garnet:
## top
module top(
    input clk, rst,
    input [3:0] key_in,
    output [6:0] seg,
    output [7:0] sel,
    output reg [2:0] led, sel_led,
    output buz
);
clock: 4.65 ns
lec_check: 0
abc_area: 1
cap_margin: 20
core_margin: 2
core_utilization: 72
cts_cluster_diameter: 355
place_density_lb_addon: 0.02
setup_slack_margin: 1.33
slew_margin: 20
run.sh (not shown) runs the stock make flow with config.mk's settings and CLKGATE_MAP_FILE=.
garnet completed end to end; final checks failed (setup timing).
Input changes introduced in fjord (baseline for comparison: garnet):
- SETUP_SLACK_MARGIN: 1.33 -> unset
- CTS_CLUSTER_DIAMETER: 355 -> unset
- CORE_UTILIZATION: 72 -> 16
- PLACE_DENSITY_LB_ADDON: 0.02 -> unset
- ABC_AREA: 1 -> unset
- the clock period (ns, I/O delays scaled along): 4.65 -> 14.9
[summary]
fjord reached the final stage; the timing, DRC and antenna checks on its layout passed.
fjord vs. garnet: power consumed by sequential cells -about 70%; count of instantiated cells in the yosys netlist lost about 10%; final area shrank by 1.6%.
Higher sequential group share of total power was reported by fjord, not garnet.
The run with more routed wire is garnet, not fjord.
Lower total stage count of the critical path was reported by fjord, not garnet.
In the flow results for garnet and fjord, the transition time of the tightest slew-check pin is larger on fjord.
Against garnet, fjord comes in 4.8 points lower on area share of buffers outside the clock network.
Diff garnet -> fjord | post-CTS setup buffer count | decrease of 27
#### Input delta (cedar over fjord)
- putting CTS_CLUSTER_SIZE at 37 where nothing was set
- swapping 16 for 68 in CORE_UTILIZATION
- putting ABC_AREA at 1 where nothing was set
- swapping 14.9 for 4.52 in the clock period (ns, I/O delays scaled along)
Findings:
Status for cedar and fjord: clean finish in fjord only. From the logs: cedar reached the end of the flow and failed the layout checks with setup timing. Compared with fjord, cedar shows a lower placed cell count. cedar gives more combined buffer and inverter count along the critical path than fjord did. Highest net fanout along the worst path in cedar vs fjord: down 6. In cedar, the cell area after layout came out 360 µm² above the value in fjord. The worst setup path endpoint comes out seg[6] in one run and seg[3] in the other, namely in cedar and fjord respectively. Clock group power, cedar and fjord: higher on cedar. Route | cedar vs fjord | wire longer in cedar. Re total routing usage reported by global routing: cedar is 27 points up on fjord. From fjord to cedar the numbers moved as follows: chip area in the Yosys report dropped 1.8%; combinational cell fraction of total power grew by 0.4 points; total power of the final layout up about 220%; worst vdd rail ir drop higher.


Starting RTL as in the previous note.
==> flow/config.mk <==
export PLATFORM = sky130hd
export DESIGN_NAME = top
export DESIGN_NICKNAME = top
export VERILOG_FILES = /design/flow/design.v
export SDC_FILE = /design/flow/constraint.sdc
export NUM_CORES = 4
export LEC_CHECK = 0
export ABC_AREA = 1
export CAP_MARGIN = 10
export CELL_PAD_IN_SITES_DETAIL_PLACEMENT = 1
export CORE_MARGIN = 4
export CORE_UTILIZATION = 31
export CTS_CLUSTER_DIAMETER = 318
export PLACE_DENSITY = 0.47
export SETUP_SLACK_MARGIN = 2.55
export SLEW_MARGIN = 10
==> flow/constraint.sdc <==
create_clock -name core_clock -period 11.2 [get_ports {clk}]
set_input_delay 2.2400 -clock core_clock [delete_from_list [all_inputs] [get_ports {clk}]]
set_output_delay 2.2400 -clock core_clock [all_outputs]
set_load 0.01 [all_outputs]
The first run passed the timing, DRC and antenna checks.
==> next run, changes <==
CELL_PAD_IN_SITES_DETAIL_PLACEMENT = unset   (was 1)
CORE_MARGIN = 2   (was 4)
CORE_UTILIZATION = 72   (was 31)
CTS_CLUSTER_DIAMETER = 355   (was 318)
HOLD_SLACK_MARGIN = 0.3   (was unset)
PLACE_DENSITY = unset   (was 0.47)
SETUP_SLACK_MARGIN = unset   (was 2.55)
SLEW_MARGIN = 20   (was 10)
clock period = 4.65 ns   (was 11.2 ns; I/O delays follow)
Result: The new run ran to the end with violations: negative setup slack. Global-route usage is higher by 21 points. Area after synthesis is unchanged. Cell count falls by 7.8%. Flip-flop count stays the same.
==> next run, changes <==
ABC_AREA = unset   (was 1)
CAP_MARGIN = 20   (was 10)
CORE_UTILIZATION = 56   (was 72)
CTS_CLUSTER_DIAMETER = unset   (was 355)
HOLD_SLACK_MARGIN = unset   (was 0.3)
clock period = 8.76 ns   (was 4.65 ns; I/O delays follow)
What happened: Now the flow completed with no timing, DRC or antenna violations; cell count is lower by about 12%; die area is higher by 30%; setup slack is better by 2000 ps; hold slack gets worse by 23 ps; combinational power goes down by 49%; via count fell by 19%; clock skew went up by 3.5 ps; routed wire length fell by 25%; area after synthesis rises by about 1.9%.
==> next run, changes <==
ABC_AREA = 1   (was unset)
CORE_UTILIZATION = 68   (was 56)
CTS_CLUSTER_SIZE = 15   (was unset)
clock period = 4.52 ns   (was 8.76 ns; I/O delays follow)
After rerunning:
- This time the run ran to the end with violations: negative setup slack
- sequential share of layout area goes down by 3.4 points
- critical path depth goes up by 13
- worst setup slack loses 2100 ps
- via count goes up by 22%
- wire length goes up by 35%
- design area goes up by 10%
- die area goes down by 19%
- sequential cell count stays the same
==> next run, changes <==
CORE_ASPECT_RATIO = 0.91   (was unset)
CORE_UTILIZATION = 72   (was 68)
CTS_CLUSTER_SIZE = 37   (was 15)
PLACE_DENSITY = 0.42   (was unset)
The changed run finished but failed the layout checks on negative setup slack.
Clock power barely changes.
Routed wire length grows by 3.4%.
Utilization grows by 5.1 points.
Register-to-register slack got worse by 560 ps.
Non-clock buffer count grows by 8.
Total power hardly moves.
Die area shrinks by 5.4%.
Maximum frequency grows by 4.4%.
Via count grows by 3.2%.
Clock skew hardly moves.


alpha:
top again, from the RTL that the note above started with.
export LEC_CHECK = 0
export CAP_MARGIN = 20
export CELL_PAD_IN_SITES_DETAIL_PLACEMENT = 1
export CORE_MARGIN = 2
export CORE_UTILIZATION = 59
export CTS_CLUSTER_DIAMETER = 342
export CTS_CLUSTER_SIZE = 99
export HOLD_SLACK_MARGIN = 0.29
export PLACE_DENSITY = 0.36
export SETUP_SLACK_MARGIN = 0.41
export SLEW_MARGIN = 20
export TNS_END_PERCENT = 15
create_clock -name core_clock -period 10.0 [get_ports {clk}]
Inputs modified between alpha and beta:
==> flow/config.mk <==
export PLATFORM = sky130hd
export DESIGN_NAME = top
export DESIGN_NICKNAME = top
export VERILOG_FILES = /design/flow/design.v
export SDC_FILE = /design/flow/constraint.sdc
export NUM_CORES = 4
export LEC_CHECK = 0
export CAP_MARGIN = 30
export CELL_PAD_IN_SITES_DETAIL_PLACEMENT = 2
export CELL_PAD_IN_SITES_GLOBAL_PLACEMENT = 3
export CORE_MARGIN = 2
export CORE_UTILIZATION = 17
export GPL_ROUTABILITY_DRIVEN = 0
export HOLD_SLACK_MARGIN = 0.14
export PLACE_DENSITY = 0.8
export SETUP_SLACK_MARGIN = 2.18
export SLEW_MARGIN = 20
export TNS_END_PERCENT = 15
==> results <==
beta ran to completion and came out clean on the timing, DRC and antenna checks. Delta (beta minus alpha): share of the core filled with cells has decreased, total power picked up an extra about 5.7%, via count went down, routed wire length on met2 went up.
Edits applied to the flow inputs when going from beta to gamma:
==> flow/config.mk <==
export PLATFORM = sky130hd
export DESIGN_NAME = top
export DESIGN_NICKNAME = top
export VERILOG_FILES = /design/flow/design.v
export SDC_FILE = /design/flow/constraint.sdc
export NUM_CORES = 4
export LEC_CHECK = 0
export CAP_MARGIN = 20
export CELL_PAD_IN_SITES_DETAIL_PLACEMENT = 1
export CORE_MARGIN = 2
export CORE_UTILIZATION = 59
export CTS_CLUSTER_DIAMETER = 342
export CTS_CLUSTER_SIZE = 99
export HOLD_SLACK_MARGIN = 0.29
export SETUP_SLACK_MARGIN = -0.99
export SLEW_MARGIN = 20
==> comparison <==
The worst slew margin relative to its limit number comes out higher for beta vs gamma.
The final reports for gamma and beta show post-layout minimum cycle time higher in the former.
Diff beta -> gamma: number of max-cap violations neither gained nor lost much, smallest hold slack higher.
| initial antenna violation count | gamma vs beta | ≈ equal |
gamma ends up with higher sequential share of layout area than beta does.
In the reports for gamma and beta, the smaller area of the die belongs to gamma.
gamma vs beta: via count up in gamma
Worst setup slack, gamma and beta, lower one = gamma.
~same clock slew seen by the registers of the worst setup and hold paths in gamma and beta
Leakage power of the design delta (gamma − beta): favourable
#### Input delta (delta over gamma)
==> flow/config.mk <==
export PLATFORM = sky130hd
export DESIGN_NAME = top
export DESIGN_NICKNAME = top
export VERILOG_FILES = /design/flow/design.v
export SDC_FILE = /design/flow/constraint.sdc
export NUM_CORES = 4
export LEC_CHECK = 0
export CAP_MARGIN = 20
export CORE_MARGIN = 2
export CORE_UTILIZATION = 40
export GPL_ROUTABILITY_DRIVEN = 0
export PLACE_DENSITY_LB_ADDON = 0.24
export SLEW_MARGIN = 20
[summary]
delta reached the final stage; the timing, DRC and antenna checks on its layout passed. Routed wire length: delta lower than gamma. gamma → delta: number of logic inverters in the finished layout level, maximum frequency moved up.
### delta -> epsilon
diff --git a/flow/config.mk b/flow/config.mk
--- a/flow/config.mk
+++ b/flow/config.mk
@@ -8,0 +9 @@
+export CELL_PAD_IN_SITES_DETAIL_PLACEMENT = 1
@@ -10,3 +11,5 @@
-export CORE_UTILIZATION = 40
-export GPL_ROUTABILITY_DRIVEN = 0
-export PLACE_DENSITY_LB_ADDON = 0.24
+export CORE_UTILIZATION = 59
+export CTS_CLUSTER_DIAMETER = 342
+export CTS_CLUSTER_SIZE = 99
+export HOLD_SLACK_MARGIN = 0.29
+export SETUP_SLACK_MARGIN = -0.99
@@ -13,0 +17 @@
+export TNS_END_PERCENT = 20
--- outcome ---
| worst-skew pair later-pin latency | epsilon vs delta | ≈ equal |. When the final numbers for epsilon and delta were put side by side, the critical path depth turned out to be smaller in epsilon. As of epsilon, total power had fallen by a few percent compared to delta.
Power is estimated from default activity; no workload was simulated.
